==> job 3316 <==
Design scr_search, start of the top module:
module scr_search(clk,rst,start,R_fixed,angle1,adder,error,X,Y,done
    );
wire [13:0] R_LUT[255:0];
wire [13:0] tan_LUT[255:0];
wire [3:0] adder_LUT[255:0];
wire [13:0] sind_LUT[19:0];
assign sind_LUT[0]=14'b00000001001001;
assign sind_LUT[1]=14'b00000001010000;
assign sind_LUT[2]=14'b00000001011000;
assign sind_LUT[3]=14'b00000001011111;
assign sind_LUT[4]=14'b00000001100110;
assign sind_LUT[5]=14'b00000001101110;
assign sind_LUT[6]=14'b00000001110101;
assign sind_LUT[7]=14'b00000001111100;
assign sind_LUT[8]=14'b00000010000100;
assign sind_LUT[9]=14'b00000010001011;
assign sind_LUT[10]=14'b00000010010010;
assign sind_LUT[11]=14'b00000010011010;
assign sind_LUT[12]=14'b00000010100001;
assign sind_LUT[13]=14'b00000010101000;
assign sind_LUT[14]=14'b00000010110000;
assign sind_LUT[15]=14'b00000010110111;
assign sind_LUT[16]=14'b00000010111110;
assign sind_LUT[17]=14'b00000011000110;
assign sind_LUT[18]=14'b00000011001101;
assign sind_LUT[19]=14'b00000011010100;
assign R_LUT[0]=14'b000000000000000;
assign R_LUT[1]=14'b000000010000000;
assign R_LUT[2]=14'b000000100000000;
assign R_LUT[3]=14'b000000110000000;
assign R_LUT[4]=14'b000001000000000;
assign R_LUT[5]=14'b000001010000000;
assign R_LUT[6]=14'b000001100000000;
assign R_LUT[7]=14'b000001110000000;
assign R_LUT[8]=14'b000010000000000;
assign R_LUT[9]=14'b000010010000000;
assign R_LUT[10]=14'b00010100000000;
assign R_LUT[11]=14'b00010110000000;
assign R_LUT[12]=14'b00011000000000;
assign R_LUT[13]=14'b00011010000000;
assign R_LUT[14]=14'b00011100000000;
assign R_LUT[15]=14'b00011110000000;
assign R_LUT[16]=14'b00000010000000;
assign R_LUT[17]=14'b00000010110101;
assign R_LUT[18]=14'b00000100011110;
assign R_LUT[19]=14'b00000110010100;
assign R_LUT[20]=14'b00001000001111;
assign R_LUT[21]=14'b00001010001100;
assign R_LUT[22]=14'b00001100001010;
assign R_LUT[23]=14'b00001110001001;
assign R_LUT[24]=14'b00010000000111;
assign R_LUT[25]=14'b00010010000111;
assign R_LUT[26]=14'b00010100000110;
assign R_LUT[27]=14'b00010110000101;
assign R_LUT[28]=14'b00011000000101;
assign R_LUT[29]=14'b00011010000100;
assign R_LUT[30]=14'b00011100000100;
  ...
==> flow/config.mk <==
export PLATFORM = sky130hd
export DESIGN_NAME = scr_search
export DESIGN_NICKNAME = scr_search
export VERILOG_FILES = /design/flow/design.v
export SDC_FILE = /design/flow/constraint.sdc
export NUM_CORES = 4
export LEC_CHECK = 0
export ABC_AREA = 1
export CAP_MARGIN = 20
export CORE_MARGIN = 2
export CORE_UTILIZATION = 72
export CTS_CLUSTER_DIAMETER = 400
export CTS_CLUSTER_SIZE = 97
export PLACE_DENSITY = 0.41
export SLEW_MARGIN = 20
==> flow/constraint.sdc <==
create_clock -name core_clock -period 2.86 [get_ports {clk}]
set_input_delay 0.5720 -clock core_clock [delete_from_list [all_inputs] [get_ports {clk}]]
set_output_delay 0.5720 -clock core_clock [all_outputs]
set_load 0.01 [all_outputs]
run.sh (not shown) runs the stock make flow with config.mk's settings and CLKGATE_MAP_FILE=.
==> inputs of job 5424, as changes to job 3316 <==
==> flow/config.mk (replaced) <==
export PLATFORM = sky130hd
export DESIGN_NAME = scr_search
export DESIGN_NICKNAME = scr_search
export VERILOG_FILES = /design/flow/design.v
export SDC_FILE = /design/flow/constraint.sdc
export NUM_CORES = 4
export LEC_CHECK = 0
export CAP_MARGIN = 20
export CORE_MARGIN = 2
export CORE_UTILIZATION = 48
export PLACE_DENSITY = 0.45
export SETUP_SLACK_MARGIN = -0.58
export SLEW_MARGIN = 20
==> flow/constraint.sdc (replaced) <==
create_clock -name core_clock -period 6.35 [get_ports {clk}]
set_input_delay 1.2700 -clock core_clock [delete_from_list [all_inputs] [get_ports {clk}]]
set_output_delay 1.2700 -clock core_clock [all_outputs]
set_load 0.01 [all_outputs]
==> inputs of job 6695, as changes to job 3316 <==
==> flow/config.mk (replaced) <==
export PLATFORM = sky130hd
export DESIGN_NAME = scr_search
export DESIGN_NICKNAME = scr_search
export VERILOG_FILES = /design/flow/design.v
export SDC_FILE = /design/flow/constraint.sdc
export NUM_CORES = 4
export LEC_CHECK = 0
export CAP_MARGIN = 20
export CORE_MARGIN = 2
export CORE_UTILIZATION = 58
export SLEW_MARGIN = 20
==> flow/constraint.sdc (replaced) <==
create_clock -name core_clock -period 8.11 [get_ports {clk}]
set_input_delay 1.6220 -clock core_clock [delete_from_list [all_inputs] [get_ports {clk}]]
set_output_delay 1.6220 -clock core_clock [all_outputs]
set_load 0.01 [all_outputs]
==> inputs of job 5225, as changes to job 3316 <==
==> flow/config.mk (replaced) <==
export PLATFORM = sky130hd
export DESIGN_NAME = scr_search
export DESIGN_NICKNAME = scr_search
export VERILOG_FILES = /design/flow/design.v
export SDC_FILE = /design/flow/constraint.sdc
export NUM_CORES = 4
export LEC_CHECK = 0
export CAP_MARGIN = 20
export CORE_MARGIN = 2
export CORE_UTILIZATION = 22
export PLACE_DENSITY = 0.45
export SLEW_MARGIN = 20
==> flow/constraint.sdc (replaced) <==
create_clock -name core_clock -period 12.1 [get_ports {clk}]
set_input_delay 2.4200 -clock core_clock [delete_from_list [all_inputs] [get_ports {clk}]]
set_output_delay 2.4200 -clock core_clock [all_outputs]
set_load 0.01 [all_outputs]
==> comparison table <==
item	job 3316	job 6695	job 5424	job 5225
HPWL after DPL	-	54800 um	62500 um	66800 um
Max H-tree Level	-	2	2	2
Syn Std Cell Area	0.0115 sq mm	0.0120 sq mm	0.0120 sq mm	0.0120 sq mm
Result of the run	stopped before the end	stopped before the end	stopped before the end	no timing/DRC/antenna violations
Failing step	detailed placement	global routing	global routing	-
Initial core utilization	73.0%	59.2%	49.1%	22.2%
Post-synthesis average cell area	5.32 sq um	6.68 sq um	6.68 sq um	6.68 sq um
Die x size	130 um	148 um	162 um	237 um
Routability cong.	1.59	1.49	1.32	1.11
Xor and xnor fraction of the mapped netlist area	1.90%	2.82%	2.82%	2.82%
Buffer cell driving the clock tree root	-	sky130_fd_sc_hd__clkbuf_16	sky130_fd_sc_hd__clkbuf_16	sky130_fd_sc_hd__clkbuf_16
Chip area line of the yosys report	0.0115 sq mm	0.0120 sq mm	0.0120 sq mm	0.0120 sq mm
Synthesized instance count	2166	1792	1792	1792
Basic-gate share of the synthesized area counting and, or, nand and nor cells	59.3%	33.6%	33.6%	33.6%
Total CTS buffers	-	5	5	5

* * *

==> branch willow: inputs <==
Starting RTL as in the previous note.
// scr_search
module scr_search(clk,rst,start,R_fixed,angle1,adder,error,X,Y,done
    );
wire [13:0] R_LUT[255:0];
wire [13:0] tan_LUT[255:0];
wire [3:0] adder_LUT[255:0];
wire [13:0] sind_LUT[19:0];
assign sind_LUT[0]=14'b00000001001001;
assign sind_LUT[1]=14'b00000001010000;
assign sind_LUT[2]=14'b00000001011000;
assign sind_LUT[3]=14'b00000001011111;
assign sind_LUT[4]=14'b00000001100110;
assign sind_LUT[5]=14'b00000001101110;
assign sind_LUT[6]=14'b00000001110101;
assign sind_LUT[7]=14'b00000001111100;
assign sind_LUT[8]=14'b00000010000100;
assign sind_LUT[9]=14'b00000010001011;
assign sind_LUT[10]=14'b00000010010010;
assign sind_LUT[11]=14'b00000010011010;
assign sind_LUT[12]=14'b00000010100001;
assign sind_LUT[13]=14'b00000010101000;
assign sind_LUT[14]=14'b00000010110000;
assign sind_LUT[15]=14'b00000010110111;
assign sind_LUT[16]=14'b00000010111110;
assign sind_LUT[17]=14'b00000011000110;
assign sind_LUT[18]=14'b00000011001101;
assign sind_LUT[19]=14'b00000011010100;
  ...
clock: 6.41 ns
lec_check: 0
cap_margin: 20
core_margin: 2
core_utilization: 60
cts_cluster_diameter: 398
cts_cluster_size: 98
place_density: 0.45
slew_margin: 20
==> branch amber (differences from branch willow) <==
Settings changed: CORE_UTILIZATION 60 to 43, CTS_CLUSTER_DIAMETER 398 to unset, CTS_CLUSTER_SIZE 98 to unset, PLACE_DENSITY 0.45 to unset, PLACE_DENSITY_LB_ADDON set to 0.01, SETUP_SLACK_MARGIN set to 3.5.
==> flow/constraint.sdc (replaced) <==
create_clock -name core_clock -period 12.0 [get_ports {clk}]
set_input_delay 2.4000 -clock core_clock [delete_from_list [all_inputs] [get_ports {clk}]]
set_output_delay 2.4000 -clock core_clock [all_outputs]
set_load 0.01 [all_outputs]
==> branch delta (differences from branch willow) <==
Settings changed: CORE_UTILIZATION 60 to 57, CTS_CLUSTER_DIAMETER 398 to unset, CTS_CLUSTER_SIZE 98 to unset, PLACE_DENSITY 0.45 to unset, SETUP_SLACK_MARGIN set to -0.58.
==> flow/constraint.sdc (replaced) <==
create_clock -name core_clock -period 9.21 [get_ports {clk}]
set_input_delay 1.8420 -clock core_clock [delete_from_list [all_inputs] [get_ports {clk}]]
set_output_delay 1.8420 -clock core_clock [all_outputs]
set_load 0.01 [all_outputs]
==> results <==
- In area after synthesis, branch amber and branch willow do not differ.
- Branch delta aborted during 5_1_grt. Branch willow did not get past 5_1_grt. Branch amber failed in 5_1_grt, error GRT-0232.
- Between branch amber and branch willow, the lower die area is in branch willow (gap 38%, measured against branch willow).
- Synthesized cell count is the same in branch delta and branch amber.

* * *

==> 07-08 <==
scr_search again, from the RTL that the note above started with.
==> flow/config.mk <==
export PLATFORM = sky130hd
export DESIGN_NAME = scr_search
export DESIGN_NICKNAME = scr_search
export VERILOG_FILES = /design/flow/design.v
export SDC_FILE = /design/flow/constraint.sdc
export NUM_CORES = 4
export LEC_CHECK = 0
export CAP_MARGIN = 20
export CORE_MARGIN = 2
export CORE_UTILIZATION = 72
export CTS_CLUSTER_DIAMETER = 398
export CTS_CLUSTER_SIZE = 98
export PLACE_DENSITY = 0.39
export SLEW_MARGIN = 20
export TNS_END_PERCENT = 5
==> flow/constraint.sdc <==
create_clock -name core_clock -period 6.41 [get_ports {clk}]
set_input_delay 1.2820 -clock core_clock [delete_from_list [all_inputs] [get_ports {clk}]]
set_output_delay 1.2820 -clock core_clock [all_outputs]
set_load 0.01 [all_outputs]
==> 04-16: changes against 07-08 <==
CORE_UTILIZATION = 48   (was 72)
CTS_CLUSTER_DIAMETER = not set   (was 398)
CTS_CLUSTER_SIZE = not set   (was 98)
HOLD_SLACK_MARGIN = 0.29   (was not set)
PLACE_DENSITY = not set   (was 0.39)
SETUP_SLACK_MARGIN = 1.82   (was not set)
TNS_END_PERCENT = not set   (was 5)
==> flow/constraint.sdc (replaced) <==
create_clock -name core_clock -period 6.35 [get_ports {clk}]
set_input_delay 1.2700 -clock core_clock [delete_from_list [all_inputs] [get_ports {clk}]]
set_output_delay 1.2700 -clock core_clock [all_outputs]
set_load 0.01 [all_outputs]
==> 11-06: changes against 07-08 <==
CORE_UTILIZATION = 59   (was 72)
CTS_CLUSTER_DIAMETER = not set   (was 398)
CTS_CLUSTER_SIZE = not set   (was 98)
PLACE_DENSITY = not set   (was 0.39)
SETUP_SLACK_MARGIN = 3.27   (was not set)
==> flow/constraint.sdc (replaced) <==
create_clock -name core_clock -period 13.7 [get_ports {clk}]
set_input_delay 2.7400 -clock core_clock [delete_from_list [all_inputs] [get_ports {clk}]]
set_output_delay 2.7400 -clock core_clock [all_outputs]
set_load 0.01 [all_outputs]
==> 10-21: changes against 07-08 <==
CORE_UTILIZATION = 62   (was 72)
PLACE_DENSITY = 0.35   (was 0.39)
TNS_END_PERCENT = not set   (was 5)
==> flow/constraint.sdc (replaced) <==
create_clock -name core_clock -period 5.77 [get_ports {clk}]
set_input_delay 1.1540 -clock core_clock [delete_from_list [all_inputs] [get_ports {clk}]]
set_output_delay 1.1540 -clock core_clock [all_outputs]
set_load 0.01 [all_outputs]
==> metrics.json <==
{
  "run_status": {
    "outcome.stop_stage": "clock tree synthesis (4_1_cts)",
    "status": "did not finish",
    "stop_error": "[ERROR DPL-0038] Utilization greater than 100%, impossible to legalize"
  },
  "place": {
    "gpl.final_weighted_congestion": 1.53
  },
  "die": {
    "die_width_um": 143,
    "core_region_area_mm2": 0.0188,
    "chipHeight_um": 143,
    "core_util_at_fp": 0.636,
    "chip_area_mm2": 0.0204
  },
  "synth": {
    "syn-num-nets": 1905
  }
}
Source of the figures above: 10-21

==> metrics.json <==
{
  "die": {
    "chip_area_mm2": 0.0214,
    "chipHeight_um": 146,
    "core_util_at_fp": 0.595
  },
  "run_status": {
    "stop_error": "[ERROR GRT-0116] Global routing finished with congestion. Check the congestion regions in the DRC Viewer.",
    "outcome.stop_stage": "global routing (5_1_grt)",
    "status": "did not finish"
  },
  "synth": {
    "syn-num-nets": 1905
  }
}
Source of the figures above: 11-06

==> metrics.json <==
{
  "run_status": {
    "status": "did not finish",
    "outcome.stop_stage": "global routing (5_1_grt)",
    "stop_error": "[ERROR GRT-0116] Global routing finished with congestion. Check the congestion regions in the DRC Viewer."
  },
  "place": {
    "gpl.final_weighted_congestion": 1.41
  },
  "die": {
    "chip_area_mm2": 0.0262,
    "core_region_area_mm2": 0.0244,
    "chipHeight_um": 162
  },
  "synth": {
    "yosys.area_share.simple": 0.336
  }
}
Source of the figures above: 04-16

==> metrics.json <==
{
  "die": {
    "core_region_area_mm2": 0.0164,
    "chip_area_mm2": 0.0177,
    "die_width_um": 133
  },
  "run_status": {
    "stop_error": "[ERROR DPL-0038] Utilization greater than 100%, impossible to legalize",
    "status": "did not finish",
    "outcome.stop_stage": "detailed placement (3_5_place_dp)"
  },
  "synth": {
    "ys_chip_area_mm2": 0.0120,
    "netlist-cell-type-count": 100
  },
  "place": {
    "gpl.final_weighted_congestion": 1.66
  }
}
Source of the figures above: 07-08

